== job 104 ==
## cpu_8b
module cpu_8b(
    input wire clk,
    input wire rst,
    output wire halt,
    output wire mem_we,
    output wire [7:0] mem_addr,
    output wire [7:0] mem_wdata,
    input wire [7:0] mem_rdata
);
    wire [7:0] mem_d_i;
    wire [7:0] mem_d_o;
    assign mem_wdata = mem_d_i;
    assign mem_d_o = mem_rdata;
    wire [2:0] alu_opcode;
    wire [7:0] alu_a;
    wire [7:0] alu_b;
    wire a_we;
    wire [7:0] a_reg_i;
    wire [7:0] a_reg_o;
    wire b_we;
    wire [7:0] b_reg_i;
    wire [7:0] b_reg_o;
    wire alu_we;
    wire [7:0] alu_res_next;
    wire [7:0] alu_res;
    wire zf_we;
    wire zf_next;
    wire zf;
    wire ir_we;
    wire [7:0] instr;
    wire [2:0] next_state;
    wire [2:0] state;
    wire pc_we;
    wire [7:0] pc_next;
    wire [7:0] pc;
    wire alu_sel_a;
    wire alu_sel_b;
    wire a_sel;
    wire b_sel;
    wire mem_sel;
    wire [7:0] offset_addr;
    wire addr_sel;
    wire [7:0] addr_offset_zext;
    wire [3:0] addr_offset;
    wire [3:0] pc_offset;
    wire [7:0] pc_offset_zext;
    wire [7:0] inc_pc;
    wire [7:0] new_pc;
    wire pc_sel;
    wire [7:0] jmp_reg_val;
    wire pc_jmp_sel;
    control_unit cpu_control(
        .instr(instr),
        .state(state),
        .zf(zf),
        .reset(rst),
        .next_state(next_state),
        .pc_we(pc_we),
        .pc_sel(pc_sel),
        .pc_jmp_sel(pc_jmp_sel),
        .pc_offset(pc_offset),
        .addr_sel(addr_sel),
        .addr_offset(addr_offset),
        .mem_sel(mem_sel),
        .mem_we(mem_we),
        .alu_opcode(alu_opcode),
        .alu_sel_a(alu_sel_a),
        .alu_sel_b(alu_sel_b),
        .alu_we(alu_we),
        .zf_we(zf_we),
        .ir_we(ir_we),
        .a_sel(a_sel),
        .a_we(a_we),
        .b_sel(b_sel),
        .b_we(b_we),
        .halt(halt)
    );
    alu alu_unit(
        .opcode(alu_opcode),
        .a(alu_a),
        .b(alu_b),
        .y(alu_res_next),
        .zf(zf_next)
    );
    register #(.WIDTH(8)) a_register(
        .clk(clk),
        .rst(rst),
        .we(a_we),
        .d(a_reg_i),
        .q(a_reg_o)
    );
    register #(.WIDTH(8)) b_register(
        .clk(clk),
        .rst(rst),
        .we(b_we),
        .d(b_reg_i),
        .q(b_reg_o)
    );
  ...
For scale: ~570 cells after synthesis, ~47 flip-flops, about 28 I/O pins.
clock: 3.37 ns
lec_check: 0
abc_area: 1
cap_margin: 20
core_margin: 2
core_utilization: 72
cts_cluster_diameter: 103
cts_cluster_size: 78
hold_slack_margin: -0.1
place_density_lb_addon: 0.2
slew_margin: 20
run.sh (not shown) runs the stock make flow with config.mk's settings and CLKGATE_MAP_FILE=.
FAIL job 104 @ global routing (5_1_grt): tool exited with error
Here is what was changed in the inputs of job 101 compared with job 104.
- clearing HOLD_SLACK_MARGIN, which used to be -0.1
- swapping 72 for 40 in CORE_UTILIZATION
- clearing PLACE_DENSITY_LB_ADDON, which used to be 0.2
- clearing ABC_AREA, which used to be 1
- clearing CTS_CLUSTER_DIAMETER, which used to be 103
- clearing CTS_CLUSTER_SIZE, which used to be 78
- swapping 3.37 for 4.8 in the clock period (ns, I/O delays scaled along)
Job 101 closes out successfully: all stages finished, all timing, DRC and antenna checks passed.
Relative to job 104, the cell total after placement of job 101 is lower by about 16%.
In the flow results for job 104 and job 101, the average footprint of a synthesized cell is larger on job 101.
Job 101 gives less yosys stat cell total than job 104 did.
Simple-gate area share of the yosys netlist: job 101 vs job 104 down 10 points
Relative to job 104, number of rows in the core area has gone up in job 101.
Summary of job 101 over job 104: die footprint grew by about 75%, mapped cell area shrank by about 0.3%, synthesized instance count shrank by about 20%.

---

Starting RTL as in the previous note.
==> flow/design.v (excerpt) <==
module cpu_8b(
    input wire clk,
    input wire rst,
    output wire halt,
    output wire mem_we,
    output wire [7:0] mem_addr,
    output wire [7:0] mem_wdata,
    input wire [7:0] mem_rdata
);
    wire [7:0] mem_d_i;
    wire [7:0] mem_d_o;
    assign mem_wdata = mem_d_i;
    assign mem_d_o = mem_rdata;
    wire [2:0] alu_opcode;
    wire [7:0] alu_a;
    wire [7:0] alu_b;
    wire a_we;
    wire [7:0] a_reg_i;
    wire [7:0] a_reg_o;
    wire b_we;
    wire [7:0] b_reg_i;
    wire [7:0] b_reg_o;
    wire alu_we;
    wire [7:0] alu_res_next;
    wire [7:0] alu_res;
    wire zf_we;
    wire zf_next;
    wire zf;
    wire ir_we;
    wire [7:0] instr;
    wire [2:0] next_state;
    wire [2:0] state;
    wire pc_we;
    wire [7:0] pc_next;
    wire [7:0] pc;
    wire alu_sel_a;
    wire alu_sel_b;
    wire a_sel;
    wire b_sel;
    wire mem_sel;
    wire [7:0] offset_addr;
    wire addr_sel;
    wire [7:0] addr_offset_zext;
    wire [3:0] addr_offset;
    wire [3:0] pc_offset;
    wire [7:0] pc_offset_zext;
    wire [7:0] inc_pc;
    wire [7:0] new_pc;
    wire pc_sel;
    wire [7:0] jmp_reg_val;
    wire pc_jmp_sel;
    control_unit cpu_control(
        .instr(instr),
        .state(state),
        .zf(zf),
        .reset(rst),
  ...
==> flow/config.mk <==
export PLATFORM = sky130hd
export DESIGN_NAME = cpu_8b
export DESIGN_NICKNAME = cpu_8b
export VERILOG_FILES = /design/flow/design.v
export SDC_FILE = /design/flow/constraint.sdc
export NUM_CORES = 4
export LEC_CHECK = 0
export CAP_MARGIN = 40
export CELL_PAD_IN_SITES_GLOBAL_PLACEMENT = 0
export CORE_ASPECT_RATIO = 1.63
export CORE_MARGIN = 6
export CORE_UTILIZATION = 45
export CTS_CLUSTER_DIAMETER = 299
export CTS_CLUSTER_SIZE = 11
export GPL_ROUTABILITY_DRIVEN = 1
export MAX_ROUTING_LAYER = met4
export SLEW_MARGIN = 20
==> flow/constraint.sdc <==
create_clock -name core_clock -period 8.03 [get_ports {clk}]
set_input_delay 1.6060 -clock core_clock [delete_from_list [all_inputs] [get_ports {clk}]]
set_output_delay 1.6060 -clock core_clock [all_outputs]
set_load 0.01 [all_outputs]
Edit:
==> flow/config.mk (replaced) <==
export PLATFORM = sky130hd
export DESIGN_NAME = cpu_8b
export DESIGN_NICKNAME = cpu_8b
export VERILOG_FILES = /design/flow/design.v
export SDC_FILE = /design/flow/constraint.sdc
export NUM_CORES = 4
export LEC_CHECK = 0
export CAP_MARGIN = 40
export CORE_MARGIN = 2
export CORE_UTILIZATION = 62
export CTS_CLUSTER_SIZE = 30
export GPL_ROUTABILITY_DRIVEN = 1
export MAX_ROUTING_LAYER = met5
export SLEW_MARGIN = 20
==> flow/constraint.sdc (replaced) <==
create_clock -name core_clock -period 5.0 [get_ports {clk}]
set_input_delay 1.0000 -clock core_clock [delete_from_list [all_inputs] [get_ports {clk}]]
set_output_delay 1.0000 -clock core_clock [all_outputs]
set_load 0.01 [all_outputs]
Power increases by well over a third.
Core utilization grows by 20 points.
Non-clock buffer count rose by 10.
Edit:
==> flow/config.mk (replaced) <==
export PLATFORM = sky130hd
export DESIGN_NAME = cpu_8b
export DESIGN_NICKNAME = cpu_8b
export VERILOG_FILES = /design/flow/design.v
export SDC_FILE = /design/flow/constraint.sdc
export NUM_CORES = 4
export LEC_CHECK = 0
export ABC_AREA = 1
export CAP_MARGIN = 20
export CORE_ASPECT_RATIO = 0.5
export CORE_MARGIN = 2
export CORE_UTILIZATION = 40
export CTS_CLUSTER_DIAMETER = 384
export CTS_CLUSTER_SIZE = 100
export SLEW_MARGIN = 20
export TNS_END_PERCENT = 95
What happened:
- cell count grows by 27%
- global-route usage drops by 10 points
- wire length increases by 5.9%
- worst setup slack improves by 0.17 ns
- clock power went up by 58%
- power climbs by 19%
Edit:
--- a/flow/config.mk
+++ b/flow/config.mk
@@ -9,8 +9,4 @@
 export CAP_MARGIN = 20
-export CORE_ASPECT_RATIO = 0.5
 export CORE_MARGIN = 2
-export CORE_UTILIZATION = 40
-export CTS_CLUSTER_DIAMETER = 384
-export CTS_CLUSTER_SIZE = 100
+export CORE_UTILIZATION = 62
 export SLEW_MARGIN = 20
-export TNS_END_PERCENT = 95
==> flow/constraint.sdc (replaced) <==
create_clock -name core_clock -period 1.99 [get_ports {clk}]
set_input_delay 0.3980 -clock core_clock [delete_from_list [all_inputs] [get_ports {clk}]]
set_output_delay 0.3980 -clock core_clock [all_outputs]
set_load 0.01 [all_outputs]
After rerunning:
- The changed run did not get past 4_1_cts with DPL-0033
- synthesized area stays the same
- die size is lower by a quarter to a third
- synthesized cell count is unchanged
Edit:
--- a/flow/config.mk
+++ b/flow/config.mk
@@ -10,3 +10,3 @@
 export CORE_MARGIN = 2
-export CORE_UTILIZATION = 62
+export CORE_UTILIZATION = 61
 export SLEW_MARGIN = 20
==> flow/constraint.sdc (replaced) <==
create_clock -name core_clock -period 4.32 [get_ports {clk}]
set_input_delay 0.8640 -clock core_clock [delete_from_list [all_inputs] [get_ports {clk}]]
set_output_delay 0.8640 -clock core_clock [all_outputs]
set_load 0.01 [all_outputs]
Result: Now the flow completed without violations. Die area goes up by 1.6%. Area after synthesis does not change. Synthesized cell count stays the same.
Edit:
--- a/flow/config.mk
+++ b/flow/config.mk
@@ -7,6 +7,6 @@
 export LEC_CHECK = 0
-export ABC_AREA = 1
 export CAP_MARGIN = 20
 export CORE_MARGIN = 2
-export CORE_UTILIZATION = 61
+export CORE_UTILIZATION = 34
 export SLEW_MARGIN = 20
+export TNS_END_PERCENT = 90
==> flow/constraint.sdc (replaced) <==
create_clock -name core_clock -period 5.0 [get_ports {clk}]
set_input_delay 1.0000 -clock core_clock [delete_from_list [all_inputs] [get_ports {clk}]]
set_output_delay 1.0000 -clock core_clock [all_outputs]
set_load 0.01 [all_outputs]
Outcome: Global-route usage came out lower by 13 points; routed wire length came out higher by a few percent; synthesized cell count came out lower by about a fifth; cell area came out higher slightly; first-iteration DRC count came out higher slightly; core utilization came out lower by 30 points; hold slack degrades by 0.018 ns; sequential cell count is unchanged; combinational power came out lower by a quarter to a third; worst setup slack improves by 0.093 ns.
Power is estimated from default activity; no workload was simulated.
